**config.mk**
```make
export PLATFORM = sky130hd
export DESIGN_NAME = distorter_pipelined_368
export DESIGN_NICKNAME = distorter_pipelined_368
export VERILOG_FILES = /design/flow/design.v
export SDC_FILE = /design/flow/constraint.sdc
export NUM_CORES = 4
export LEC_CHECK = 0
export CAP_MARGIN = 5
export CORE_MARGIN = 2
export CORE_UTILIZATION = 72
export CTS_CLUSTER_DIAMETER = 92
export SLEW_MARGIN = 20
```
**constraint.sdc**
```tcl
create_clock -name core_clock -period 3.68 [get_ports {clk_368}]
set_input_delay 0.7360 -clock core_clock [delete_from_list [all_inputs] [get_ports {clk_368}]]
set_output_delay 0.7360 -clock core_clock [all_outputs]
set_load 0.01 [all_outputs]
```
**design.v**
```verilog
module distorter_pipelined_368 #(parameter INT_WIDTH = 4,
                                 FRACT_WIDTH = 12,
                                 DATA_WIDTH = INT_WIDTH + FRACT_WIDTH)
                                (input wire clk_368,
                                 input wire rst_n,
                                 input wire signed [DATA_WIDTH-1 : 0] in_r,
                                 input wire signed [DATA_WIDTH-1 : 0] in_i,
                                 input wire signed [DATA_WIDTH-1 : 0] a10_r,
                                 input wire signed [DATA_WIDTH-1 : 0] a10_i,
                                 input wire signed [DATA_WIDTH-1 : 0] a30_r,
                                 input wire signed [DATA_WIDTH-1 : 0] a30_i,
                                 input wire signed [DATA_WIDTH-1 : 0] a50_r,
                                 input wire signed [DATA_WIDTH-1 : 0] a50_i,
                                 output reg signed [DATA_WIDTH-1 : 0] out_r,
                                 output reg signed [DATA_WIDTH-1 : 0] out_i);
    wire signed [2*DATA_WIDTH-1 : 0] xin_r, xin_i;
    wire signed [DATA_WIDTH-1 : 0] xin_trunc_r, xin_trunc_i;
    wire signed [DATA_WIDTH-1 : 0] abs_squared;
    wire signed [2*DATA_WIDTH-1 : 0] abs_pwr_four;
    wire signed [DATA_WIDTH-1 : 0] abs_pwr_four_trunc;
    wire signed [2*DATA_WIDTH-1 : 0] half_mul1_r;
    wire signed [DATA_WIDTH-1 : 0] half_mul1_trunc_r;
    wire signed [2*DATA_WIDTH-1 : 0] half_mul1_i;
    wire signed [DATA_WIDTH-1 : 0] half_mul1_trunc_i;
    wire signed [DATA_WIDTH-1 : 0] add1_r;
    wire signed [DATA_WIDTH-1 : 0] add1_i;
    wire signed [2*DATA_WIDTH-1 : 0] half_mul2_r;
    wire signed [DATA_WIDTH-1 : 0] half_mul2_trunc_r;
    wire signed [2*DATA_WIDTH-1 : 0] half_mul2_i;
    wire signed [DATA_WIDTH-1 : 0] half_mul2_trunc_i;
    wire signed [DATA_WIDTH-1 : 0] add2_r;
    wire signed [DATA_WIDTH-1 : 0] add2_i;
    wire signed [2*DATA_WIDTH-1 : 0] mul1;
    wire signed [DATA_WIDTH-1 : 0] mul1_trunc;
    wire signed [2*DATA_WIDTH-1 : 0] mul2;
    wire signed [DATA_WIDTH-1 : 0] mul2_trunc;
    wire signed [2*DATA_WIDTH-1 : 0] mul3;
    wire signed [DATA_WIDTH-1 : 0] mul3_trunc;
    wire signed [2*DATA_WIDTH-1 : 0] mul4;
    wire signed [DATA_WIDTH-1 : 0] mul4_trunc;
    reg signed [DATA_WIDTH-1 : 0] in_r_reg1, in_i_reg1, in_r_reg2, in_i_reg2, in_r_reg3, in_i_reg3, in_r_reg4, in_i_reg4;
    wire signed [DATA_WIDTH-1 : 0] out_r_comb, out_i_comb;
    reg signed [DATA_WIDTH-1 : 0] a10_r_reg1, a10_i_reg1, a10_r_reg2, a10_i_reg2, a10_r_reg3, a10_i_reg3;
    reg signed [DATA_WIDTH-1 : 0] a30_r_reg1, a30_i_reg1, a30_r_reg2, a30_i_reg2;
    reg signed [DATA_WIDTH-1 : 0] a50_r_reg1, a50_i_reg1, a50_r_reg2, a50_i_reg2, a50_r_reg3, a50_i_reg3;
    reg signed [DATA_WIDTH-1 : 0] abs_squared_reg;
    reg signed [DATA_WIDTH-1 : 0] half_mul1_trunc_r_reg, half_mul1_trunc_i_reg;
    reg signed [DATA_WIDTH-1 : 0] abs_pwr_four_trunc_reg;
    reg signed [DATA_WIDTH-1 : 0] add1_r_reg, add1_i_reg;
    reg signed [DATA_WIDTH-1 : 0] half_mul2_trunc_r_reg, half_mul2_trunc_i_reg;
    reg signed [DATA_WIDTH-1 : 0] add2_r_reg;
    reg signed [DATA_WIDTH-1 : 0] add2_i_reg;
    reg signed [DATA_WIDTH-1 : 0] in_r_reg5, in_i_reg5;
    always@(posedge clk_368 or negedge rst_n)
    begin
        if (!rst_n)
        begin
            in_r_reg1              <= 'd0;
            in_i_reg1              <= 'd0;
            in_r_reg2              <= 'd0;
            in_i_reg2              <= 'd0;
            in_r_reg3              <= 'd0;
            in_i_reg3              <= 'd0;
            in_r_reg4              <= 'd0;
            in_i_reg4              <= 'd0;
            out_r                  <= 'd0;
            out_i                  <= 'd0;
            a10_r_reg1             <= 'd0;
            a10_i_reg1             <= 'd0;
            a10_r_reg2             <= 'd0;
            a10_i_reg2             <= 'd0;
            a10_r_reg3             <= 'd0;
            a10_i_reg3             <= 'd0;
            a30_r_reg1             <= 'd0;
            a30_i_reg1             <= 'd0;
            a30_r_reg2             <= 'd0;
            a30_i_reg2             <= 'd0;
            a50_r_reg1             <= 'd0;
            a50_i_reg1             <= 'd0;
            a50_r_reg2             <= 'd0;
            a50_i_reg2             <= 'd0;
            a50_r_reg3             <= 'd0;
            a50_i_reg3             <= 'd0;
            abs_squared_reg        <= 'd0;
            half_mul1_trunc_r_reg  <= 'd0;
            half_mul1_trunc_i_reg  <= 'd0;
            abs_pwr_four_trunc_reg <= 'd0;
            add1_r_reg             <= 'd0;
            add1_i_reg             <= 'd0;
            half_mul2_trunc_r_reg  <= 'd0;
            half_mul2_trunc_i_reg  <= 'd0;
            add2_r_reg             <= 'd0;
            add2_i_reg             <= 'd0;
            in_r_reg5              <= 'd0;
            in_i_reg5              <= 'd0;
        end
        else
        begin
            in_r_reg1              <= in_r;
            in_i_reg1              <= in_i;
            in_r_reg2              <= in_r_reg1;
            in_i_reg2              <= in_i_reg1;
            in_r_reg3              <= in_r_reg2;
            in_i_reg3              <= in_i_reg2;
            in_r_reg4              <= in_r_reg3;
            in_i_reg4              <= in_i_reg3;
            out_r                  <= out_r_comb;
            out_i                  <= out_i_comb;
            a10_r_reg1             <= a10_r;
            a10_i_reg1             <= a10_i;
            a10_r_reg2             <= a10_r_reg1;
            a10_i_reg2             <= a10_i_reg1;
            a10_r_reg3             <= a10_r_reg2;
            a10_i_reg3             <= a10_i_reg2;
            a30_r_reg1             <= a30_r;
            a30_i_reg1             <= a30_i;
            a30_r_reg2             <= a30_r_reg1;
            a30_i_reg2             <= a30_i_reg1;
            a50_r_reg1             <= a50_r;
            a50_i_reg1             <= a50_i;
            a50_r_reg2             <= a50_r_reg1;
            a50_i_reg2             <= a50_i_reg1;
            a50_r_reg3             <= a50_r_reg2;
            a50_i_reg3             <= a50_i_reg2;
            abs_squared_reg        <= abs_squared;
            half_mul1_trunc_r_reg  <= half_mul1_trunc_r;
            half_mul1_trunc_i_reg  <= half_mul1_trunc_i;
            abs_pwr_four_trunc_reg <= abs_pwr_four_trunc;
            add1_r_reg             <= add1_r;
            add1_i_reg             <= add1_i;
            half_mul2_trunc_r_reg  <= half_mul2_trunc_r;
            half_mul2_trunc_i_reg  <= half_mul2_trunc_i;
            add2_r_reg             <= add2_r;
            add2_i_reg             <= add2_i;
            in_r_reg5              <= in_r_reg4;
            in_i_reg5              <= in_i_reg4;
        end
    end
    assign xin_r       = in_r_reg1 * in_r_reg1;
    assign xin_trunc_r = xin_r >> (FRACT_WIDTH);
    assign xin_i       = in_i_reg1 * in_i_reg1;
    assign xin_trunc_i = xin_i >> (FRACT_WIDTH);
    assign abs_squared = xin_trunc_r + xin_trunc_i;
    assign abs_pwr_four       = abs_squared_reg * abs_squared_reg;
    assign abs_pwr_four_trunc = abs_pwr_four >> (FRACT_WIDTH);
    assign half_mul1_r       = abs_squared_reg * a30_r_reg2;
    assign half_mul1_trunc_r = half_mul1_r >> (FRACT_WIDTH);
    assign half_mul1_i       = abs_squared_reg * a30_i_reg2;
    assign half_mul1_trunc_i = half_mul1_i >> (FRACT_WIDTH);
    assign add1_r = half_mul1_trunc_r_reg + a10_r_reg3;
    assign add1_i = half_mul1_trunc_i_reg + a10_i_reg3;
    assign half_mul2_r       = abs_pwr_four_trunc_reg * a50_r_reg3;
    assign half_mul2_trunc_r = half_mul2_r >> (FRACT_WIDTH);
    assign half_mul2_i       = abs_pwr_four_trunc_reg * a50_i_reg3;
    assign half_mul2_trunc_i = half_mul2_i >> (FRACT_WIDTH);
    assign add2_r = half_mul2_trunc_r_reg + add1_r_reg;
    assign add2_i = half_mul2_trunc_i_reg + add1_i_reg;
    assign mul1       = add2_r_reg * in_r_reg5;
    assign mul1_trunc = mul1 >> (FRACT_WIDTH);
    assign mul2       = add2_i_reg * in_i_reg5;
    assign mul2_trunc = mul2 >> (FRACT_WIDTH);
    assign mul3       = add2_r_reg * in_i_reg5;
    assign mul3_trunc = mul3 >> (FRACT_WIDTH);
    assign mul4       = add2_i_reg * in_r_reg5;
    assign mul4_trunc = mul4 >> (FRACT_WIDTH);
    assign out_r_comb = mul1_trunc - mul2_trunc;
    assign out_i_comb = mul3_trunc + mul4_trunc;
endmodule
```
**run.sh**
```bash
#!/bin/bash
# the make line also repeats each setting of config.mk as NAME=value (left out here)
make -C /OpenROAD-flow-scripts/flow DESIGN_CONFIG=/design/flow/config.mk WORK_HOME=/design/flow/orfs CLKGATE_MAP_FILE= finish
```
==> results of run 1 <==
layout make-up:
class	instances	area, um^2
Clock buffer	92	2120
Inverter	3010	11300
Sequential cell	608	15300
Timing Repair Buffer	1891	17000
Antenna cell	13	32.5
Clock inverter	53	652
Fill cell	6656	16500
Multi-Input combinational cell	7285	86700
Tap cell	2030	2540
timing repair:
item | 4_1_cts | 5_1_grt
gates resized | 554 | 396
pin swaps | 301 | 299
buffers inserted | 165 | 98
endpoints found under the setup margin | 128 | 136
endpoints found under the hold margin | 0 | 0
gates cloned | 10 | 2
hold buffers | 0 | 0
layer usage:
metal	vias up	share of wire [%]	track usage, %
met2	5750	47	72.0
met1	44509	33	54.7
met5	-	0.049	0
met4	28	8.7	27.5
li1	35797	-	-
met3	2097	11	10.6
stage by stage:
stage          hold slack (ns)  std cells
2_1_floorplan            0.331      11323
3_3_place_gp             0.331      14635
3_5_place_dp             0.335      14635
4_1_cts                 0.0876      14913
5_1_grt                  0.104      14974
6_report                 0.100      14982
==> qor.yml, run 1 <==
status: "finished with violations"
violations: "setup timing"
adder_share_pct: 55.0
grt_setup_unrepaired: "true"
endpoint: "abs_squared_reg[15]"
top_area_cell: "fa_1"
via_per_inst: 5.89
cts_max_level: 3
mux_share_pct: 0.0396
yosysWarnings: 1
seq_area_frac_synth_pct: 13.8
critPathMaxFanout: 8
synth_top_cell_by_count: "inv_1"
critical_path_buf_inv_count: 4
first_iter_violations: 8797
top_area_share_pct: 44.4
core_util_floorplan_pct: 72.6
synth_area_um2: 110000
crit_type: "flop to flop"
place_ws_ns: -4.03
reg2reg_slack_ns: -4.07
xor_share_pct: 3.48
critPathRequiredTime_ns: 4.33
edf_count: 0
synth_cells: 11323
antenna_found_initial: 26
fin_crit_sh_pct: 211
syn_nets: 14837
port_buffers: 161
gr-total-overflow: 0
crit_cells: 27
wl_um: 357000
drc: 0
hold_viol_final: 0
gp_congestion: 0.983
clk_path_buf_depth: 3
fin_tns_setup_ns: -349.88
setup_ws_ns: -4.07
post_drt_wl_per_cell_um: 23.8
cts_root_buf: "clkbuf_16"
grt_pass1_wl_um: 532000
fp.dieH_um: 396
period_minus_slack_ns: 7.75
ys_chip_area_um2: 110000
dpl.hpwl_um: 254000
path_clk_slew_ns: 0.07
cts_sinks: 608
cts_made_buffers: 80
grt_pass1_vias: 98560
num_rows: 143
cp-start-kind: "flop"
slowest_stage: "fa_1"
simple_gate_share_pct: 12.8
grt_util_all_layers_pct: 44.6
max_cap_viol_count: 0
drtAntennaViolNets: 0
path_delay_family: "adder cells"
postSynth.asyncResetShare_pct: 100
cts_tree: "done"
synthTopLogicFamily: "adder cells"
rr_worst_depth: 27
top_cells_by_area: "fa_1 44%, dfrtp_1 14%, ha_1 11%"
grt_max_degree: 85
worstMarginPinSlew_ns: 1.04
die_w_um: 396
chipArea_um2: 157000
dpl_cell_area_um2: 127000
firstDrtPassIters: 9
yosysUniqueCellTypes: 74
vias: 88181
openroad.warnings: 42
critPathMaxStageDelay_ns: 0.69
core_um2: 152000
endpoint_kind: "flop"
synthTopCellsByCount: "3006 x inv_1, 2448 x fa_1, 1353 x nand2_1, 965 x and2_1, 936 x ha_1"
synth_flops: 608
relSlewSlack_pct: 30.6
cp_common_cell: "fa_1"
ys_sh_aoi_pct: 3.25
cp.arrival_ns: 8.39
timing.rr.end: "abs_squared_reg[15]"
clk_latency_ns: 0.75
r2r-start: "in_r_reg1[11]"
nets: 16390
clock_skew_ns: 0.0590
syn_avg_cell_area_um2: 9.76
setup_viol: 128
final_util_pct: 89.1
io_pins: 162
max_freq_mhz: 129
crit_start: "in_r_reg1[11]"
syn_to_final_growth_pct: 22.7
flop_cell: "dfrtp_1"
maxSlewViolCount: 0
hold_class: "input pin to asynchronous set/reset pin"
stdcell_area_um2: 136000
ys_cells: 11323
==> run 2, diff against run 1 <==
- ABC_AREA: default -> 1
- CAP_MARGIN: 5 -> 20
- CELL_PAD_IN_SITES_DETAIL_PLACEMENT: default -> 1
- CELL_PAD_IN_SITES_GLOBAL_PLACEMENT: default -> 1
- CORE_ASPECT_RATIO: default -> 0.81
- CORE_UTILIZATION: 72 -> 30
- CTS_CLUSTER_DIAMETER: 92 -> 283
- GPL_ROUTABILITY_DRIVEN: default -> 0
- GPL_TIMING_DRIVEN: default -> 0
- HOLD_SLACK_MARGIN: default -> 0.07
- PLACE_DENSITY_LB_ADDON: default -> 0.01
- SETUP_SLACK_MARGIN: default -> -0.79
- SLEW_MARGIN: 20 -> 35
- clock period: 3.68 -> 9.0 ns (I/O delays scaled with it)
==> run 2 against run 1 <==
The layout still fails its checks (setup timing). Clock skew rose by 0.045 ns. Sequential share of layout area rose by 0.73 points. Register-to-register slack improved by 3.5 ns. Cell count rose by 26%. Critical path depth rose by 8. Synthesized cell count rose by 19%. Hold slack improved by 0.22 ns. Sequential cell count did not move.
==> qor.yml, run 2 <==
setup_ws_ns: -0.536
ys_chip_area_um2: 116000
relSlewSlack_pct: 22.5
simple_gate_share_pct: 12.0
endpoint: "out_i[15]"
openroad.warnings: 40
synthTopLogicFamily: "adder cells"
cts_max_level: 3
cts_tree: "done"
yosysWarnings: 1
critPathMaxFanout: 10
grt_max_degree: 110
r2r-start: "in_i_reg5[13]"
top_area_share_pct: 42.4
synthTopCellsByCount: "4207 x inv_1, 3029 x nand2_1, 2448 x fa_1, 936 x ha_1, 608 x dfrtp_1"
cts_sinks: 608
worst_hold_slack_ns: 0.317
timing.rr.end: "out_i[15]"
synth_flops: 608
drc: 0
clk_latency_ns: 0.86
via_per_inst: 4.54
crit_type: "flop to flop"
syn_avg_cell_area_um2: 8.60
synth_area_um2: 116000
flop_cell: "dfrtp_1"
slowest_stage: "clkbuf_1"
violations: "setup timing"
fp.dieH_um: 563
cp.arrival_ns: 10.20
critPathRequiredTime_ns: 9.67
setup_viol: 9
cp-start-kind: "flop"
vias: 85568
max_cap_viol_count: 0
critPathMaxStageDelay_ns: 0.73
top_cells_by_area: "fa_1 42%, inv_1 14%, dfrtp_1 13%"
grt_util_all_layers_pct: 23.1
grt_pass1_wl_um: 661000
rr_worst_depth: 35
cp_common_cell: "nand2_1"
crit_cells: 35
max_freq_mhz: 105
worstHoldStart: "a50_r_reg2[15]"
place_inst: 18685
grt_pass1_vias: 97459
cts_made_buffers: 82
syn_to_final_growth_pct: 9.64
fill_cells: 45135
fin_tns_setup_ns: -1.95
yosysUniqueCellTypes: 56
top_area_cell: "fa_1"
drtAntennaViolNets: 0
io_pins: 162
core_util_floorplan_pct: 30.1
syn_nets: 16956
hold_viol_final: 0
holdPathEnd: "a50_r_reg3[15]"
hold_class: "flop to flop"
critical_path_buf_inv_count: 7
ys_sh_aoi_pct: 3.66
whs_path_depth: 0
ys_cells: 13442
antenna_found_initial: 35
path_clk_slew_ns: 0.07
xor_share_pct: 3.39
maxSlewViolCount: 0
cts_root_buf: "clkbuf_16"
synth_cells: 13442
fin_crit_sh_pct: 106
firstDrtPassIters: 7
first_iter_violations: 4569
dpl.hpwl_um: 385000
die_w_um: 694
clk_path_buf_depth: 4
mux_share_pct: 0
cts.hold.buffers_added: 0
clock_skew_ns: 0.104
post_drt_wl_per_cell_um: 23.4
chipArea_um2: 391000
worstMarginPinSlew_ns: 1.16
wl_um: 440000
port_buffers: 161
postSynth.asyncResetShare_pct: 100
period_minus_slack_ns: 9.54
crit_start: "in_i_reg5[13]"
path_delay_family: "adder cells"
edf_count: 0
nets: 17200
endpoint_kind: "flop"
gr-total-overflow: 0
final_cell_count_no_fill: 18838
seq_area_frac_synth_pct: 13.2
synth_top_cell_by_count: "inv_1"
adder_share_pct: 52.5
status: "finished with violations"
num_rows: 205
reg2reg_slack_ns: -0.54
core_um2: 384000
-- run 2: area by class of cell --
class / instances / area (um^2) / share of cell area [%]
multi-input combinational: 8131 / 82800 / 65.3
antenna: 24 / 60.1 / 0.0474
buffer: 474 / 2030 / 1.60
inverter: 4214 / 15800 / 12.5
clock inverter: 39 / 399 / 0.315
clock buffer: 102 / 2230 / 1.76
tap: 5071 / 6340 / 5.00
timing repair buffer: 175 / 1930 / 1.52
sequential: 608 / 15200 / 12.0
-- run 2: stage by stage --
| stage | worst slack, ns | utilization [%] | instance area (um^2) |
|---|---|---|---|
| floorplan | 2.11 | - | 116000 |
| global placement | -23.84 | 32.1 | 124000 |
| detailed placement | -1.02 | 32.3 | 124000 |
| CTS | -0.751 | 33.0 | 127000 |
| global route | -0.777 | 33.0 | 127000 |
| finish | -0.536 | 33.0 | 127000 |
-- run 2: routing by layer --
| layer | wire length (um) | vias to the layer above | global-route usage [%] |
|---|---|---|---|
| met5 | 9 | - | 0 |
| met4 | 6380 | 2 | 3.20 |
| met3 | 15100 | 231 | 1.91 |
| met2 | 204000 | 1304 | 37.7 |
| met1 | 215000 | 45568 | 34.3 |
| li1 | - | 38463 | - |
-- run 2: timing repair --
action	CTS	global route
resized	1	13
setup buffers	0	0
pin swaps	0	0
endpoints found under the setup margin	3	5
==> run 3, diff against run 2 <==
- ABC_AREA: 1 -> 0
- CAP_MARGIN: 20 -> 5
- CELL_PAD_IN_SITES_DETAIL_PLACEMENT: 1 -> default
- CELL_PAD_IN_SITES_GLOBAL_PLACEMENT: 1 -> 0
- CORE_ASPECT_RATIO: 0.81 -> 0.99
- CORE_UTILIZATION: 30 -> 72
- CTS_CLUSTER_DIAMETER: 283 -> default
- GPL_ROUTABILITY_DRIVEN: 0 -> default
- GPL_TIMING_DRIVEN: 0 -> default
- HOLD_SLACK_MARGIN: 0.07 -> 0.06
- MIN_ROUTING_LAYER: default -> met1
- PLACE_DENSITY: default -> 0.64
- PLACE_DENSITY_LB_ADDON: 0.01 -> default
- SETUP_SLACK_MARGIN: -0.79 -> 1.42
- TNS_END_PERCENT: default -> 5
- clock period: 9.0 -> 7.78 ns (I/O delays scaled with it)
==> run 3 against run 2 <==
Now clean on timing, DRC and antenna. Clock skew shrank 0.050 ns. Critical path depth decreased by 7. Hold slack better by 0.014 ns. Utilization increased by 46 points. Sequential cell count unchanged. Sequential share of layout area up 0.70 points. Via count fell by 10%. First-iteration DRC count rose by 9.7%. Die area is 60% lower. Register-to-register slack improved by 0.79 ns. Highest routed layer unchanged.
==> qor.yml, run 3 <==
cp-start-kind: "flop"
cts_root_buf: "clkbuf_16"
cts_made_buffers: 76
yosysWarnings: 1
crit_type: "flop to flop"
timing.rr.end: "out_i[15]"
crit_start: "add2_i_reg[12]"
io_pins: 162
grt.met3_usage_pct: 7.18
worstHoldStart: "a50_r_reg2[9]"
grt_pass1_wl_um: 458000
synth_top_cell_by_count: "inv_1"
grt_use_met2_pct: 61.1
syn_avg_cell_area_um2: 9.76
grt_pass1_vias: 86236
hold_class: "flop to flop"
max_freq_mhz: 133
crit_cells: 28
path_clk_slew_ns: 0.06
slowest_stage: "fa_1"
rr_worst_depth: 28
syn_nets: 14837
endpoint_kind: "flop"
ys_sh_aoi_pct: 3.25
grt_util_all_layers_pct: 38.0
setup_viol: 0
cp_common_cell: "fa_1"
postSynth.asyncResetShare_pct: 100
whs_path_depth: 0
cts.hold.buffers_added: 0
critical_path_buf_inv_count: 4
cts_tree: "done"
status: "no timing/DRC/antenna violations"
die_w_um: 398
grt_max_degree: 167
drtAntennaViolNets: 0
port_buffers: 161
chipArea_um2: 157000
adder_share_pct: 55.0
nets: 15095
fp.dieH_um: 394
firstDrtPassIters: 6
simple_gate_share_pct: 12.8
clock_skew_ns: 0.0534
top_area_share_pct: 44.4
max_cap_viol_count: 0
fin_crit_sh_pct: 96.8
ys_chip_area_um2: 110000
maxSlewViolCount: 0
clk_latency_ns: 0.73
wl_um: 280000
hold_viol_final: 0
via_per_inst: 5.60
holdPathEnd: "a50_r_reg3[9]"
openroad.warnings: 48
gr-max-usage-layer: "met2"
core_util_floorplan_pct: 72.2
path_delay_family: "adder cells"
critPathMaxStageDelay_ns: 0.57
synthTopCellsByCount: "3006 x inv_1, 2448 x fa_1, 1353 x nand2_1, 965 x and2_1, 936 x ha_1"
place_ws_ns: 0.00957
seq_area_frac_synth_pct: 13.8
first_iter_violations: 5014
setup_ws_ns: 0.251
critPathRequiredTime_ns: 8.34
top_cells_by_area: "fa_1 44%, dfrtp_1 14%, ha_1 11%"
antenna_cells: 0
synth_area_um2: 110000
final_cell_count_no_fill: 13674
syn_to_final_growth_pct: 8.93
synth_cells: 11323
core_um2: 153000
reg2reg_slack_ns: 0.25
edf_count: 0
vias: 76620
r2r-start: "add2_i_reg[12]"
top_area_cell: "fa_1"
yosysUniqueCellTypes: 74
post_drt_wl_per_cell_um: 20.5
drc: 0
grt_setup_unrepaired: "true"
dpl.hpwl_um: 226000
final_util_pct: 78.7
place_inst: 13408
gp_congestion: 0.959
period_minus_slack_ns: 7.53
clk_path_buf_depth: 3
ys_cells: 11323
worst_hold_slack_ns: 0.331
worstMarginPinSlew_ns: 0.990
grtUsageMet1_pct: 49.2
antenna_found_initial: 7
cp.arrival_ns: 8.09
endpoint: "out_i[15]"
cts_sinks: 608
num_rows: 143
synthTopLogicFamily: "adder cells"
cts_max_level: 3
mux_share_pct: 0.0396
xor_share_pct: 3.48
relSlewSlack_pct: 34.0
critPathMaxFanout: 16
synth_flops: 608
flop_cell: "dfrtp_1"
gr-total-overflow: 0
run 3: final cells by class:
class	instances	area (um^2)
inverters	3010	11300
fillers	10151	32700
clock inverters	50	542
well taps	2030	2540
multi-input cells	7285	83200
clock buffers	91	2040
repair buffers	600	5460
flip-flops and latches	608	15300
run 3: through the flow:
step | TNS (ns) | cell area [um^2]
final | 0 | 120000
after global routing | -0.0293 | 120000
after CTS | 0 | 120000
after detailed placement | 0 | 116000
after global placement | 0 | 116000
after floorplan | 0 | 111000
run 3: routing by layer:
metal,routed length [um],up-vias
met4,18700,6
met3,22700,797
met1,104000,39630
li1,-,33155
met2,135000,3032
met5,44,-
run 3: timing repair:
item                                    in CTS  in global routing
gates cloned                                 4                  0
setup buffers                               99                 19
endpoints found under the setup margin      76                101
gates resized                              129                 52
pin swaps                                   75                 47
==> run 4, diff against run 3 <==
- ABC_AREA: 0 -> default
- CAP_MARGIN: 5 -> 20
- CELL_PAD_IN_SITES_GLOBAL_PLACEMENT: 0 -> default
- CORE_ASPECT_RATIO: 0.99 -> default
- CTS_CLUSTER_SIZE: default -> 72
- HOLD_SLACK_MARGIN: 0.06 -> default
- MIN_ROUTING_LAYER: met1 -> default
- PLACE_DENSITY: 0.64 -> default
- PLACE_DENSITY_LB_ADDON: default -> 0.01
- SETUP_SLACK_MARGIN: 1.42 -> 2.01
- SLEW_MARGIN: 35 -> 20
- TNS_END_PERCENT: 5 -> default
- clock period: 7.78 -> 7.13 ns (I/O delays scaled with it)
==> run 4 against run 3 <==
The layout now fails its checks (setup timing). Register-to-register slack got worse by 0.52 ns. Wire length increased by 5.3%. Clock-buffer cell count unchanged. Clock skew decreased by 0.0021 ns. Sequential share of layout area decreased by 0.66 points. Synthesized cell count unchanged. Synthesized area unchanged. Setup slack got worse by 0.52 ns. Via count increased by 3.7%. Fmax increased by 1.8%. First-iteration DRC count increased by 20%. Critical endpoint is now abs_squared_reg[15]. Highest routed layer unchanged.
==> qor.yml, run 4 <==
status: "finished with violations"
violations: "setup timing"
maxSlewViolCount: 0
final_cell_count_no_fill: 14094
synth_area_um2: 110000
adder_share_pct: 55.0
drtAntennaViolNets: 0
whs_path_depth: 0
fin_crit_sh_pct: 104
yosysWarnings: 1
die_w_um: 396
post_drt_wl_per_cell_um: 20.9
ys_sh_aoi_pct: 3.25
grt_util_all_layers_pct: 39.2
synth_top_cell_by_count: "inv_1"
hold_viol_final: 0
slowest_stage: "fa_1"
place_inst: 13765
dpl_cell_area_um2: 120000
setup_viol: 12
clock_skew_ns: 0.0512
yosysUniqueCellTypes: 74
crit_start: "in_r_reg1[2]"
path_clk_slew_ns: 0.08
synth_cells: 11323
synthTopCellsByCount: "3006 x inv_1, 2448 x fa_1, 1353 x nand2_1, 965 x and2_1, 936 x ha_1"
path_delay_family: "adder cells"
first_iter_violations: 6009
mux_share_pct: 0.0396
cts_root_buf: "clkbuf_16"
top_area_share_pct: 44.4
firstDrtPassIters: 8
r2r-start: "in_r_reg1[2]"
gr-total-overflow: 0
ys_cells: 11323
crit_type: "flop to flop"
top_cells_by_area: "fa_1 44%, dfrtp_1 14%, ha_1 11%"
worstHoldStart: "in_i_reg4[8]"
grt_pass1_wl_um: 473000
rr_worst_depth: 32
grt_setup_unrepaired: "true"
stdcell_area_um2: 127000
syn_to_final_growth_pct: 15.2
max_cap_viol_count: 0
wl_um: 295000
port_buffers: 161
synth_flops: 608
antenna_found_initial: 19
final_util_pct: 83.7
edf_count: 0
io_pins: 162
crit_cells: 32
fin_tns_setup_ns: -1.47
cp-start-kind: "flop"
setup_ws_ns: -0.269
cts_max_level: 3
cp.arrival_ns: 7.98
clk_path_buf_depth: 3
vias: 79425
core_um2: 152000
gp_congestion: 0.951
cp_common_cell: "fa_1"
timing.rr.end: "abs_squared_reg[15]"
top_area_cell: "fa_1"
period_minus_slack_ns: 7.40
max_freq_mhz: 135
chipArea_um2: 157000
dpl.hpwl_um: 230000
core_util_floorplan_pct: 72.6
endpoint: "abs_squared_reg[15]"
drc: 0
relSlewSlack_pct: 22.5
critPathRequiredTime_ns: 7.71
critPathMaxStageDelay_ns: 0.55
seq_area_frac_synth_pct: 13.8
endpoint_kind: "flop"
xor_share_pct: 3.48
worstMarginPinSlew_ns: 1.15
via_per_inst: 5.64
synthTopLogicFamily: "adder cells"
critPathMaxFanout: 6
hold_class: "flop to flop"
simple_gate_share_pct: 12.8
flop_cell: "dfrtp_1"
grt_pass1_vias: 89370
holdPathEnd: "in_i_reg5[8]"
openroad.warnings: 46
reg2reg_slack_ns: -0.27
grt_max_degree: 157
nets: 15511
fp.dieH_um: 396
ys_chip_area_um2: 110000
critical_path_buf_inv_count: 7
cts_sinks: 608
syn_avg_cell_area_um2: 9.76
postSynth.asyncResetShare_pct: 100
cts_tree: "done"
syn_nets: 14837
place_ws_ns: -0.401
clk_latency_ns: 0.74
num_rows: 143
cts_made_buffers: 74
==> run 4: through the flow <==
stage / hold slack, ns
2_1_floorplan: 0.331
3_3_place_gp: 0.331
3_5_place_dp: 0.335
4_1_cts: 0.333
5_1_grt: 0.342
6_report: 0.325
==> run 4: what timing repair did <==
item,CTS,global route
cloned,9,2
resized,431,327
hold buffers,0,0
pin swaps,212,206
setup buffers,118,57
endpoints found under the hold margin,0,0
setup endpoints to repair,128,128
==> run 4: layout make-up <==
type	count	area [um^2]
flip-flops and latches	608	15300
fillers	8634	24900
multi-input cells	7285	85600
well taps	2030	2540
repair buffers	1018	9850
clock inverters	45	567
diodes	7	17.5
inverters	3010	11300
clock buffers	91	2040
==> run 4: routing by layer <==
layer  GRT usage [%]  wire length (um)  vias up
met4            18.6             17300       10
li1                -                 -    34040
met5               0                75        -
met3            8.47             26800     1054
met2            64.0            143000     3644
met1            50.3            108000    40677
==> run 5, diff against run 4 <==
- CORE_UTILIZATION: 72 -> 69
- CTS_CLUSTER_DIAMETER: default -> 93
- CTS_CLUSTER_SIZE: 72 -> default
- PLACE_DENSITY_LB_ADDON: 0.01 -> default
- SETUP_SLACK_MARGIN: 2.01 -> -0.28
- clock period: 7.13 -> 3.68 ns (I/O delays scaled with it)
==> run 5 against run 4 <==
Still fails the layout checks on setup timing. Wire length is 4.4% higher. Synthesized area unchanged. Hold slack improved by 0.012 ns. Sequential cell count stayed put. Clock-buffer cell count grew 3. Cell count increased by 5.8%. Via count increased by 3.8%. Sequential share of layout area down 0.63 points. Non-clock buffer count grew 777. Critical endpoint unchanged.
==> qor.yml, run 5 <==
cts_made_buffers: 77
cts_tree: "done"
clk_latency_ns: 0.73
core_um2: 159000
setup_viol: 129
rr_worst_depth: 31
max_cap_viol_count: 0
io_pins: 162
clk_path_buf_depth: 3
maxSlewViolCount: 0
grt_setup_unrepaired: "true"
core_util_floorplan_pct: 69.6
synth_top_cell_by_count: "inv_1"
num_rows: 146
firstDrtPassIters: 6
violations: "setup timing"
worstMarginPinSlew_ns: 1.23
hold_class: "flop to flop"
synthTopCellsByCount: "3006 x inv_1, 2448 x fa_1, 1353 x nand2_1, 965 x and2_1, 936 x ha_1"
first_iter_violations: 6300
fin_crit_sh_pct: 200
top_cells_by_area: "fa_1 44%, dfrtp_1 14%, ha_1 11%"
crit_type: "flop to flop"
grt_pass1_wl_um: 488000
gp_congestion: 0.983
drc: 0
ys_chip_area_um2: 110000
cts_root_buf: "clkbuf_16"
synth_flops: 608
openroad.warnings: 45
path_clk_slew_ns: 0.07
dpl.hpwl_um: 246000
postSynth.asyncResetShare_pct: 100
syn_avg_cell_area_um2: 9.76
cts_max_level: 3
via_per_inst: 5.52
antenna_found_initial: 15
holdPathEnd: "a50_r_reg3[11]"
yosysWarnings: 1
cp-start-kind: "flop"
drtAntennaViolNets: 0
grt_util_all_layers_pct: 38.9
place_ws_ns: -3.75
crit_cells: 31
clock_skew_ns: 0.0274
status: "finished with violations"
ys_cells: 11323
setup_ws_ns: -3.68
cts_sinks: 608
endpoint: "abs_squared_reg[15]"
critPathMaxStageDelay_ns: 0.60
die_w_um: 404
yosysUniqueCellTypes: 74
chipArea_um2: 163000
syn_nets: 14837
ys_sh_aoi_pct: 3.25
simple_gate_share_pct: 12.8
top_area_share_pct: 44.4
vias: 82412
critical_path_buf_inv_count: 6
edf_count: 0
seq_area_frac_synth_pct: 13.8
mux_share_pct: 0.0396
max_freq_mhz: 136
slowest_stage: "fa_2"
grt_pass1_vias: 92442
r2r-start: "in_i_reg1[3]"
crit_start: "in_i_reg1[3]"
grt_max_degree: 101
period_minus_slack_ns: 7.36
synth_cells: 11323
fp.dieH_um: 404
critPathMaxFanout: 6
syn_to_final_growth_pct: 21.2
adder_share_pct: 55.0
wl_um: 308000
xor_share_pct: 3.48
synth_area_um2: 110000
post_drt_wl_per_cell_um: 20.6
reg2reg_slack_ns: -3.68
critPathRequiredTime_ns: 4.33
port_buffers: 161
path_delay_family: "adder cells"
cp.arrival_ns: 8.01
final_util_pct: 84.3
top_area_cell: "fa_1"
relSlewSlack_pct: 17.1
worstHoldStart: "a50_r_reg2[11]"
whs_path_depth: 0
synthTopLogicFamily: "adder cells"
nets: 16291
gr-total-overflow: 0
hold_viol_final: 0
endpoint_kind: "flop"
flop_cell: "dfrtp_1"
cp_common_cell: "inv_1"
timing.rr.end: "abs_squared_reg[15]"
run 5: cell type report:
type | count | area, um^2
clock inverters | 49 | 691
repair buffers | 1795 | 16100
flip-flops and latches | 608 | 15300
fillers | 8953 | 24900
clock buffers | 94 | 2090
multi-input cells | 7285 | 85800
diodes | 4 | 10.0
well taps | 2072 | 2590
inverters | 3010 | 11300
run 5: per-layer routing:
metal  part of all wire, %  vias up  wire length (um)  GRT usage (%)
li1                      -    35585                 -              -
met1                    37    42242            115000           50.9
met2                    48     3621            148000           63.0
met3                   8.8      956             27000           7.90
met4                   5.8        8             17800           18.2
met5                 0.019        -                57              0
run 5: repair_timing:
item                                    CTS  global route
setup buffers                            89            96
resized                                 330           320
hold endpoints to repair                 28             0
pin swaps                               195           239
gates cloned                              5             9
endpoints found under the setup margin  128           130
hold buffers                              1             0
run 5: per-stage QoR:
step	hold slack, ns	cell area [um^2]	std cells	TNS [ns]
finish	0.338	134000	14917	-323.39
global route	0.341	134000	14913	-348.08
detailed placement	0.335	127000	14617	-331.50
global placement	0.332	127000	14617	-318.40
floorplan	0.331	112000	11323	-242.96
CTS	0.332	132000	14835	-313.62
==> run 6, diff against run 5 <==
- CAP_MARGIN: 20 -> 10
- CORE_UTILIZATION: 69 -> 72
- CTS_CLUSTER_DIAMETER: 93 -> default
- HOLD_SLACK_MARGIN: default -> 0.3
- PLACE_DENSITY: default -> 0.65
- SETUP_SLACK_MARGIN: -0.28 -> 0.97
- clock period: 3.68 -> 6.93 ns (I/O delays scaled with it)
==> run 6 against run 5 <==
Still fails the layout checks on setup timing. Synthesized cell count did not move. Via count fell by 1.4%. Fmax fell by 1.3%. Non-clock buffer count fell by 573. Cell count fell by 4.1%. Setup slack improved by 3.2 ns. Global-route usage rose by 0.64 points. Critical path depth fell by 2. Sequential share of layout area rose by 0.41 points. Critical endpoint unchanged. Largest cell class unchanged.
==> qor.yml, run 6 <==
nets: 15717
wl_um: 306000
whs_path_depth: 0
period_minus_slack_ns: 7.46
setup_viol: 20
grt_pass1_wl_um: 478000
flop_cell: "dfrtp_1"
max_freq_mhz: 134
cts_sinks: 608
clk_latency_ns: 0.74
ys_chip_area_um2: 110000
cts_root_buf: "clkbuf_16"
num_rows: 143
violations: "setup timing"
io_pins: 162
cp.arrival_ns: 8.10
fill_cells: 8158
yosysWarnings: 1
via_per_inst: 5.68
die_w_um: 396
timing.rr.end: "abs_squared_reg[15]"
endpoint: "abs_squared_reg[15]"
cp_common_cell: "fa_1"
fin_crit_sh_pct: 108
post_drt_wl_per_cell_um: 21.4
cts_tree: "done"
setup_ws_ns: -0.527
vias: 81240
core_util_floorplan_pct: 72.6
ys_cells: 11323
core_um2: 152000
syn_nets: 14837
maxSlewViolCount: 0
gr-total-overflow: 0
hold_class: "flop to flop"
clk_path_buf_depth: 3
firstDrtPassIters: 6
slowest_stage: "dfrtp_1"
worstHoldStart: "a50_r_reg2[9]"
drc: 0
antenna_found_initial: 24
rr_worst_depth: 29
ys_sh_aoi_pct: 3.25
path_clk_slew_ns: 0.07
gp_congestion: 0.942
relSlewSlack_pct: 27.5
syn_avg_cell_area_um2: 9.76
grt_util_all_layers_pct: 39.5
port_buffers: 161
endpoint_kind: "flop"
fp.dieH_um: 396
hold_viol_final: 0
openroad.warnings: 51
path_delay_family: "adder cells"
edf_count: 0
first_iter_violations: 6199
status: "finished with violations"
synthTopLogicFamily: "adder cells"
critPathMaxStageDelay_ns: 0.65
final-comb-area_um2: 85900
synth_cells: 11323
chipArea_um2: 157000
top_cells_by_area: "fa_1 44%, dfrtp_1 14%, ha_1 11%"
adder_share_pct: 55.0
mux_share_pct: 0.0396
seq_area_um2: 15300
cp-start-kind: "flop"
max_cap_viol_count: 0
synth_area_um2: 110000
yosysUniqueCellTypes: 74
grt_setup_unrepaired: "true"
top_area_share_pct: 44.4
simple_gate_share_pct: 12.8
place_ws_ns: -0.528
synth_top_cell_by_count: "inv_1"
r2r-start: "in_i_reg1[12]"
postSynth.asyncResetShare_pct: 100
critPathRequiredTime_ns: 7.57
critPathMaxFanout: 12
crit_cells: 29
grt_max_degree: 175
seq_area_frac_synth_pct: 13.8
critical_path_buf_inv_count: 5
syn_to_final_growth_pct: 17.3
crit_start: "in_i_reg1[12]"
grt_pass1_vias: 90477
cts_made_buffers: 76
cts_max_level: 3
crit_type: "flop to flop"
synthTopCellsByCount: "3006 x inv_1, 2448 x fa_1, 1353 x nand2_1, 965 x and2_1, 936 x ha_1"
clock_skew_ns: 0.0780
reg2reg_slack_ns: -0.53
drtAntennaViolNets: 0
holdPathEnd: "a50_r_reg3[9]"
dpl.hpwl_um: 231000
xor_share_pct: 3.48
synth_flops: 608
worstMarginPinSlew_ns: 1.08
top_area_cell: "fa_1"
run 6: layout make-up:
type | instances | share of cell area [%]
Sequential cell | 608 | 11.8
Antenna cell | 7 | 0.0135
Tap cell | 2030 | 1.96
Inverter | 3010 | 8.73
Multi-Input combinational cell | 7285 | 66.3
Timing Repair Buffer | 1222 | 9.07
Clock inverter | 47 | 0.520
Clock buffer | 91 | 1.57
run 6: repair_timing:
action                     4_1_cts  5_1_grt
hold endpoints to repair         1        0
gates resized                  491      418
pin swaps                      253      283
hold buffers                     1        0
setup buffers                  166      103
setup endpoints to repair      114      107
cloned                          10        5
run 6: through the flow:
step	TNS, ns	hold WS [ns]	utilization [%]	std cells	area, um^2
finish	-4.50	0.306	85.2	14300	130000
global route	-9.61	0.313	85.2	14294	130000
CTS	-2.54	0.307	83.5	14185	127000
detailed placement	-6.66	0.335	79.3	13870	121000
global placement	-3.66	0.332	79.3	13870	121000
floorplan	0	0.331	-	11323	112000
run 6: layer usage:
layer  track usage [%]  vias to the layer above  part of all wire [%]
met3              8.10                     1195                   8.9
li1                  -                    34417                     -
met2              65.5                     4013                    49
met1              50.1                    41591                    36
met4              19.1                       24                   6.2
met5                 0                        -                 0.053
==> run 7, diff against run 6 <==
- ABC_AREA: default -> 0
- CAP_MARGIN: 10 -> 20
- CELL_PAD_IN_SITES_GLOBAL_PLACEMENT: default -> 0
- CORE_ASPECT_RATIO: default -> 0.78
- CTS_CLUSTER_DIAMETER: default -> 379
- HOLD_SLACK_MARGIN: 0.3 -> default
- MIN_ROUTING_LAYER: default -> met1
- PLACE_DENSITY: 0.65 -> default
- PLACE_DENSITY_LB_ADDON: default -> 0.17
- SETUP_SLACK_MARGIN: 0.97 -> -0.48
- SLEW_MARGIN: 20 -> 35
- TNS_END_PERCENT: default -> 5
- clock period: 6.93 -> 4.8 ns (I/O delays scaled with it)
==> run 7 against run 6 <==
Still fails the layout checks on setup timing. Critical endpoint unchanged. Sequential share of layout area down 0.20 points. Die area about the same. Non-clock buffer count is 537 higher. Largest cell class unchanged.
==> qor.yml, run 7 <==
critPathRequiredTime_ns: 5.41
critPathMaxFanout: 6
r2r-start: "in_i_reg1[7]"
hold_viol_final: 0
nets: 16247
worst_hold_slack_ns: 0.0908
xor_share_pct: 3.48
clk_path_buf_depth: 3
ys_cells: 11323
yosysWarnings: 1
cp-start-kind: "flop"
top_area_share_pct: 44.4
cts_sinks: 608
grt_max_degree: 105
post_drt_wl_per_cell_um: 21.3
adder_share_pct: 55.0
status: "finished with violations"
worstMarginPinSlew_ns: 0.893
setup_ws_ns: -3.09
period_minus_slack_ns: 7.89
syn_nets: 14837
ys_chip_area_um2: 110000
clock_skew_ns: 0.0339
crit_type: "flop to flop"
antenna_found_initial: 15
violations: "setup timing"
cts_root_buf: "clkbuf_16"
wl_um: 317000
die_w_um: 447
critical_path_buf_inv_count: 7
fin_tns_setup_ns: -195.67
gr-total-overflow: 0
syn_avg_cell_area_um2: 9.76
endpoint: "abs_squared_reg[15]"
reg2reg_slack_ns: -3.09
critPathMaxStageDelay_ns: 0.70
cp.arrival_ns: 8.50
final_util_pct: 86.4
io_pins: 162
timing.rr.end: "abs_squared_reg[15]"
port_buffers: 161
synth_top_cell_by_count: "inv_1"
core_um2: 152000
hold_class: "input pin to asynchronous set/reset pin"
grt_pass1_vias: 92977
yosysUniqueCellTypes: 74
slowest_stage: "fa_1"
path_clk_slew_ns: 0.06
maxSlewViolCount: 0
synth_area_um2: 110000
setup_viol: 128
fin_crit_sh_pct: 164
crit_cells: 29
postSynth.asyncResetShare_pct: 100
rr_worst_depth: 29
syn_to_final_growth_pct: 18.8
mux_share_pct: 0.0396
edf_count: 0
core_util_floorplan_pct: 72.8
top_cells_by_area: "fa_1 44%, dfrtp_1 14%, ha_1 11%"
place_ws_ns: -2.80
drc: 0
cp_common_cell: "fa_1"
cts_tree: "done"
synth_flops: 608
max_freq_mhz: 127
final_cell_count_no_fill: 14848
grt_setup_unrepaired: "true"
ys_sh_aoi_pct: 3.25
num_rows: 126
relSlewSlack_pct: 39.9
fp.dieH_um: 350
flop_cell: "dfrtp_1"
grt_util_all_layers_pct: 41.2
grt_pass1_wl_um: 495000
drtAntennaViolNets: 0
cts.hold.buffers_added: 0
synthTopLogicFamily: "adder cells"
max_cap_viol_count: 0
cts_max_level: 3
place_inst: 14621
chipArea_um2: 157000
openroad.warnings: 46
cts_made_buffers: 69
endpoint_kind: "flop"
crit_start: "in_i_reg1[7]"
clk_latency_ns: 0.72
vias: 83879
firstDrtPassIters: 8
via_per_inst: 5.65
simple_gate_share_pct: 12.8
first_iter_violations: 7689
dpl.hpwl_um: 250000
seq_area_frac_synth_pct: 13.8
path_delay_family: "adder cells"
synth_cells: 11323
gp_congestion: 0.998
synthTopCellsByCount: "3006 x inv_1, 2448 x fa_1, 1353 x nand2_1, 965 x and2_1, 936 x ha_1"
top_area_cell: "fa_1"
## run 7: routing by layer
layer / part of all wire (%) / vias up / global-route usage, %
met2: 46 / 4659 / 65.0
met1: 37 / 42570 / 55.2
li1: - / 35504 / -
met5: 0.023 / - / 0
met3: 11 / 1134 / 10.7
met4: 5.5 / 12 / 16.8
## run 7: final cells by class
class / count / area (um^2)
clock inverter: 40 / 445
inverter: 3010 / 11300
clock buffer: 83 / 1890
timing repair buffer: 1759 / 15100
fill: 7710 / 20600
antenna: 15 / 37.5
sequential: 608 / 15300
multi-input combinational: 7285 / 84600
tap: 2048 / 2560
## run 7: what timing repair did
item | 4_1_cts | 5_1_grt
setup endpoints to repair | 128 | 128
cloned | 1 | 1
pin swaps | 157 | 112
gates resized | 295 | 188
endpoints found under the hold margin | 0 | 0
buffers inserted | 61 | 30
## run 7: stage by stage
step / instance area [um^2]
final: 131000
after global routing: 131000
after CTS: 130000
after detailed placement: 126000
after global placement: 126000
after floorplan: 111000
==> run 8, diff against run 7 <==
- ABC_AREA: 0 -> 1
- CELL_PAD_IN_SITES_GLOBAL_PLACEMENT: 0 -> default
- CORE_ASPECT_RATIO: 0.78 -> default
- CORE_UTILIZATION: 72 -> 62
- CTS_CLUSTER_DIAMETER: 379 -> default
- MIN_ROUTING_LAYER: met1 -> default
- PLACE_DENSITY_LB_ADDON: 0.17 -> default
- SETUP_SLACK_MARGIN: -0.48 -> default
- SLEW_MARGIN: 35 -> 20
- TNS_END_PERCENT: 5 -> default
- clock period: 4.8 -> 6.41 ns (I/O delays scaled with it)
==> run 8 against run 7 <==
Clock skew up 0.016 ns. Cell count up 16%. Highest routed layer unchanged. Fmax up 14%. Global-route usage down 6.5 points. Synthesized area up 4.7%. Die area up 21%. Design area up 4.8%. Still fails the layout checks on setup timing. Clock-buffer cell count up 12. Synthesized cell count up 19%. Largest cell class unchanged. First-iteration DRC count down 22%.
==> qor.yml, run 8 <==
relSlewSlack_pct: 28.2
cp.arrival_ns: 7.48
ys_cells: 13442
hold_viol_final: 0
rr_worst_depth: 31
synth_top_cell_by_count: "inv_1"
cts_max_level: 3
syn_to_final_growth_pct: 18.9
top_area_share_pct: 42.4
crit_cells: 31
core_util_floorplan_pct: 62.4
critical_path_buf_inv_count: 7
grt_setup_unrepaired: "true"
adder_share_pct: 52.5
holdPathEnd: "in_i_reg4[11]"
endpoint_kind: "flop"
cp_common_cell: "fa_1"
post_drt_wl_per_cell_um: 18.4
setup_ws_ns: -0.509
dpl.hpwl_um: 261000
path_delay_family: "adder cells"
syn_nets: 16956
mux_share_pct: 0
stdcell_area_um2: 137000
vias: 88691
violations: "setup timing"
first_iter_violations: 5971
cts_made_buffers: 76
crit_type: "flop to flop"
yosysUniqueCellTypes: 56
grt_pass1_wl_um: 517000
synth_cells: 13442
max_cap_viol_count: 0
slowest_stage: "fa_1"
r2r-start: "in_r_reg1[1]"
critPathRequiredTime_ns: 6.97
antenna_found_initial: 6
edf_count: 0
ys_sh_aoi_pct: 3.66
simple_gate_share_pct: 12.0
firstDrtPassIters: 8
flop_cell: "dfrtp_1"
grt_max_degree: 169
grt_pass1_vias: 98130
drtAntennaViolNets: 0
wl_um: 316000
final_util_pct: 74.1
maxSlewViolCount: 0
whs_path_depth: 0
timing.rr.end: "abs_squared_reg[11]"
path_clk_slew_ns: 0.06
yosysWarnings: 1
critPathMaxStageDelay_ns: 0.56
gr-max-usage-layer: "met2"
seq_area_frac_synth_pct: 13.2
crit_start: "in_r_reg1[1]"
drc: 0
grt_use_met2_pct: 57.4
top_area_cell: "fa_1"
fill_cells: 13873
cts.hold.buffers_added: 0
reg2reg_slack_ns: -0.51
nets: 18137
die_w_um: 436
setup_viol: 32
clock_skew_ns: 0.0501
io_pins: 162
postSynth.asyncResetShare_pct: 100
synth_area_um2: 116000
synth_flops: 608
clk_latency_ns: 0.72
via_per_inst: 5.17
num_rows: 158
fp.dieH_um: 436
status: "finished with violations"
clk_path_buf_depth: 3
fin_crit_sh_pct: 108
grt.met3_usage_pct: 5.56
openroad.warnings: 51
grt_util_all_layers_pct: 34.7
cts_tree: "done"
syn_avg_cell_area_um2: 8.60
critPathMaxFanout: 6
chipArea_um2: 190000
gp_congestion: 0.971
worstMarginPinSlew_ns: 1.08
worstHoldStart: "in_i_reg3[11]"
port_buffers: 161
top_cells_by_area: "fa_1 42%, inv_1 14%, dfrtp_1 13%"
gr-total-overflow: 0
cts_root_buf: "clkbuf_16"
ys_chip_area_um2: 116000
synthTopCellsByCount: "4207 x inv_1, 3029 x nand2_1, 2448 x fa_1, 936 x ha_1, 608 x dfrtp_1"
max_freq_mhz: 145
core_um2: 185000
period_minus_slack_ns: 6.92
hold_class: "flop to flop"
xor_share_pct: 3.39
grtUsageMet1_pct: 45.9
cts_sinks: 608
dpl_cell_area_um2: 130000
cp-start-kind: "flop"
synthTopLogicFamily: "adder cells"
endpoint: "abs_squared_reg[11]"
## run 8: cell type report
type | instances | area [um^2] | area share (%)
Sequential cell | 608 | 15300 | 11.1
Antenna cell | 2 | 5.00 | 0.00364
Tap cell | 2480 | 3100 | 2.26
Clock inverter | 42 | 582 | 0.423
Timing Repair Buffer | 1592 | 14400 | 10.5
Inverter | 4214 | 15800 | 11.5
Clock buffer | 95 | 2090 | 1.52
Multi-Input combinational cell | 8131 | 86200 | 62.7
## run 8: repair_timing
action,4_1_cts,5_1_grt
cloned,0,1
pin swaps,121,280
endpoints found under the setup margin,38,65
setup buffers,61,81
gates resized,297,526
## run 8: layer usage
layer	up-vias	wire, um
met5	-	69
met4	10	16400
met3	729	23500
met2	3153	152000
met1	44513	123000
li1	40286	-
## run 8: per-stage QoR
| step | setup WS [ns] | hold WS, ns | std cells | TNS [ns] |
|---|---|---|---|---|
| final | -0.509 | 0.318 | 17164 | -9.54 |
| after CTS | -0.492 | 0.322 | 17090 | -7.85 |
| after detailed placement | -0.792 | 0.335 | 16893 | -17.93 |
| after global routing | -0.770 | 0.332 | 17162 | -17.26 |
| after global placement | -0.787 | 0.331 | 16893 | -15.51 |
| after floorplan | -0.0309 | 0.331 | 13442 | -0.0309 |
==> run 9, diff against run 8 <==
- CELL_PAD_IN_SITES_GLOBAL_PLACEMENT: default -> 1
- CORE_ASPECT_RATIO: default -> 0.78
- CORE_MARGIN: 2 -> 5
- CORE_UTILIZATION: 62 -> 46
- MIN_ROUTING_LAYER: default -> met1
- SLEW_MARGIN: 20 -> 35
- TNS_END_PERCENT: default -> 5
- clock period: 6.41 -> 7.78 ns (I/O delays scaled with it)
==> run 9 against run 8 <==
The run now finishes clean. First-iteration DRC count is 14% lower. Register-to-register slack better by 0.88 ns. Fmax is 6.6% lower. Highest routed layer unchanged.
==> qor.yml, run 9 <==
critical_path_buf_inv_count: 7
clk_latency_ns: 0.72
grt_pass1_wl_um: 531000
place_ws_ns: 0.0873
cts_made_buffers: 73
path_clk_slew_ns: 0.06
cts_max_level: 3
crit_start: "in_r_reg5[3]"
synth_cells: 13442
drtAntennaViolNets: 0
gp_congestion: 0.947
top_area_cell: "fa_1"
mux_share_pct: 0
ys_cells: 13442
dpl.hpwl_um: 278000
setup_ws_ns: 0.369
whs_path_depth: 0
port_buffers: 161
top_cells_by_area: "fa_1 42%, inv_1 14%, dfrtp_1 13%"
cts_sinks: 608
postSynth.asyncResetShare_pct: 100
path_delay_family: "adder cells"
max_freq_mhz: 135
core_um2: 250000
xor_share_pct: 3.39
core_util_floorplan_pct: 46.2
first_iter_violations: 5107
maxSlewViolCount: 0
cp-start-kind: "flop"
fin_crit_sh_pct: 95.3
syn_nets: 16956
nets: 17050
critPathRequiredTime_ns: 8.43
final-comb-area_um2: 82800
grt_max_degree: 163
yosysUniqueCellTypes: 56
wl_um: 333000
ys_chip_area_um2: 116000
timing.rr.end: "out_i[10]"
cp_common_cell: "nand2_1"
seq_area_um2: 15300
top_area_share_pct: 42.4
clock_skew_ns: 0.0456
worstHoldStart: "in_i_reg2[9]"
clk_path_buf_depth: 3
firstDrtPassIters: 6
status: "no timing/DRC/antenna violations"
antenna_found_initial: 15
synthTopCellsByCount: "4207 x inv_1, 3029 x nand2_1, 2448 x fa_1, 936 x ha_1, 608 x dfrtp_1"
chipArea_um2: 262000
relSlewSlack_pct: 36.5
hold_class: "flop to flop"
grt_setup_unrepaired: "true"
reg2reg_slack_ns: 0.37
edf_count: 0
yosysWarnings: 1
flop_cell: "dfrtp_1"
period_minus_slack_ns: 7.41
synth_flops: 608
syn_avg_cell_area_um2: 8.60
grt_util_all_layers_pct: 26.4
holdPathEnd: "in_i_reg3[9]"
fill_cells: 24299
final_util_pct: 50.2
io_pins: 162
crit_type: "flop to flop"
post_drt_wl_per_cell_um: 19.6
die_w_um: 578
max_cap_viol_count: 0
fin_tns_setup_ns: 0
syn_to_final_growth_pct: 8.60
endpoint_kind: "flop"
cp.arrival_ns: 8.06
fp.dieH_um: 453
worstMarginPinSlew_ns: 0.946
synth_area_um2: 116000
synth_top_cell_by_count: "inv_1"
critPathMaxFanout: 11
via_per_inst: 4.85
cts.hold.buffers_added: 0
adder_share_pct: 52.5
vias: 82317
synthTopLogicFamily: "adder cells"
slowest_stage: "dfrtp_2"
setup_viol: 0
crit_cells: 32
cts_root_buf: "clkbuf_16"
hold_viol_final: 0
critPathMaxStageDelay_ns: 0.58
grt_pass1_vias: 89820
endpoint: "out_i[10]"
openroad.warnings: 44
r2r-start: "in_r_reg5[3]"
ys_sh_aoi_pct: 3.66
simple_gate_share_pct: 12.0
seq_area_frac_synth_pct: 13.2
cts_tree: "done"
gr-total-overflow: 0
final_cell_count_no_fill: 16963
rr_worst_depth: 32
drc: 0
place_inst: 16820
num_rows: 162
## run 9: cell type report
type                       count  share of cell area, %
timing repair buffer         508                   3.89
multi-input combinational   8131                   65.9
antenna                        4                0.00797
inverter                    4214                   12.6
clock buffer                  88                   1.56
clock inverter                48                  0.508
sequential                   608                   12.2
tap                         3362                   3.35
## run 9: layer usage
metal | wire, um | GRT usage, % | up-vias
met5 | 13 | 0 | -
met4 | 7060 | 5.04 | 2
met3 | 17600 | 3.49 | 304
met2 | 149000 | 41.1 | 1828
met1 | 160000 | 39.7 | 42026
li1 | - | - | 38157
## run 9: repair_timing
action / in CTS / in global routing
setup buffers: 0 / 2
resized: 0 / 47
setup endpoints to repair: 0 / 21
hold endpoints to repair: 0 / 0
## run 9: per-stage QoR
step | hold slack (ns) | cell area (um^2)
2_1_floorplan | 0.331 | 116000
3_3_place_gp | 0.331 | 123000
3_5_place_dp | 0.335 | 123000
4_1_cts | 0.324 | 125000
5_1_grt | 0.336 | 126000
6_report | 0.325 | 126000
==> run 10, diff against run 9 <==
- ABC_AREA: 1 -> default
- CAP_MARGIN: 20 -> 10
- CELL_PAD_IN_SITES_GLOBAL_PLACEMENT: 1 -> default
- CORE_ASPECT_RATIO: 0.78 -> default
- CORE_MARGIN: 5 -> 2
- CORE_UTILIZATION: 46 -> 72
- HOLD_SLACK_MARGIN: default -> 0.3
- MIN_ROUTING_LAYER: met1 -> default
- SETUP_SLACK_MARGIN: default -> 0.56
- SLEW_MARGIN: 35 -> 5
- TNS_END_PERCENT: 5 -> default
- clock period: 7.78 -> 6.76 ns (I/O delays scaled with it)
==> run 10 against run 9 <==
Fmax up 0.13%. First-iteration DRC count increased by 17%. Register-to-register slack got worse by 1.0 ns. Now fails the layout checks on setup timing. Critical path type unchanged.
==> qor.yml, run 10 <==
nets: 15755
cts_sinks: 608
wl_met1_um: 109000
place_inst: 14016
ys_sh_aoi_pct: 3.25
core_util_floorplan_pct: 72.6
cts.hold.buffers_added: 0
worstMarginPinSlew_ns: 1.05
ys_cells: 11323
reg2reg_slack_ns: -0.64
yosysWarnings: 1
setup_viol: 22
top_area_cell: "fa_1"
fin_tns_setup_ns: -7.87
io_pins: 162
syn_nets: 14837
grt_pass1_vias: 90710
place_ws_ns: -0.609
cts_made_buffers: 74
firstDrtPassIters: 6
dpl.hpwl_um: 235000
worstHoldStart: "in_i_reg3[14]"
core_um2: 152000
yosysUniqueCellTypes: 74
cp-start-kind: "flop"
route.met2.wl_um: 147000
critical_path_buf_inv_count: 8
period_minus_slack_ns: 7.40
r2r-start: "in_r_reg5[4]"
xor_share_pct: 3.48
grt_pass1_wl_um: 478000
post_drt_wl_per_cell_um: 20.9
cts_tree: "done"
num_rows: 143
cts_root_buf: "clkbuf_16"
vias: 80482
crit_cells: 34
whs_path_depth: 0
cp.arrival_ns: 8.03
wl_um: 300000
edf_count: 0
grt_setup_unrepaired: "true"
relSlewSlack_pct: 29.8
flop_cell: "dfrtp_1"
syn_to_final_growth_pct: 16.3
critPathMaxFanout: 13
fin_crit_sh_pct: 109
critPathMaxStageDelay_ns: 0.53
synth_cells: 11323
endpoint_kind: "flop"
clock_skew_ns: 0.0375
synth_flops: 608
grt_util_all_layers_pct: 39.5
endpoint: "out_i[14]"
top_area_share_pct: 44.4
max_freq_mhz: 135
stdcell_area_um2: 128000
fp.dieH_um: 396
top_cells_by_area: "fa_1 44%, dfrtp_1 14%, ha_1 11%"
crit_type: "flop to flop"
slowest_stage: "fa_1"
port_buffers: 161
synth_top_cell_by_count: "inv_1"
openroad.warnings: 51
via_per_inst: 5.61
first_iter_violations: 5982
clk_path_buf_depth: 3
synth_area_um2: 110000
path_delay_family: "adder cells"
gr-total-overflow: 0
chipArea_um2: 157000
cts_max_level: 3
path_clk_slew_ns: 0.07
seq_area_frac_synth_pct: 13.8
final_cell_count_no_fill: 14337
dpl_cell_area_um2: 122000
synthTopCellsByCount: "3006 x inv_1, 2448 x fa_1, 1353 x nand2_1, 965 x and2_1, 936 x ha_1"
hold_viol_final: 0
mux_share_pct: 0.0396
rr_worst_depth: 34
ys_chip_area_um2: 110000
drtAntennaViolNets: 0
cp_common_cell: "fa_1"
grt_max_degree: 180
maxSlewViolCount: 0
final_util_pct: 84.5
top_layer: "met5"
met3_wirelength_um: 25800
status: "finished with violations"
gp_congestion: 0.987
drc: 0
die_w_um: 396
violations: "setup timing"
postSynth.asyncResetShare_pct: 100
timing.rr.end: "out_i[14]"
adder_share_pct: 55.0
clk_latency_ns: 0.73
setup_ws_ns: -0.641
antenna_found_initial: 18
critPathRequiredTime_ns: 7.39
hold_class: "flop to flop"
simple_gate_share_pct: 12.8
synthTopLogicFamily: "adder cells"
max_cap_viol_count: 0
syn_avg_cell_area_um2: 9.76
holdPathEnd: "in_i_reg4[14]"
crit_start: "in_r_reg5[4]"
[run 10: area by class of cell]
cell class              instances  area, um^2
multi-input cells            7285       85100
fillers                      8564       23600
clock inverters                50         713
well taps                    2030        2540
diodes                          6        15.0
flip-flops and latches        608       15300
inverters                    3010       11300
clock buffers                  86        1930
repair buffers               1262       11600
[run 10: what timing repair did]
item / in CTS / in global routing
pin swaps: 174 / 212
gates resized: 336 / 292
buffers inserted: 90 / 81
gates cloned: 4 / 4
endpoints found under the setup margin: 92 / 88
[run 10: metal layers]
layer	global-route usage (%)	vias up
met5	0	-
met4	19.3	12
met3	7.36	1030
met2	65.3	3730
met1	50.8	41189
li1	-	34521
[run 10: through the flow]
stage,hold slack (ns)
after floorplan,0.331
after global placement,0.331
after detailed placement,0.335
after CTS,0.336
after global routing,0.341
final,0.330
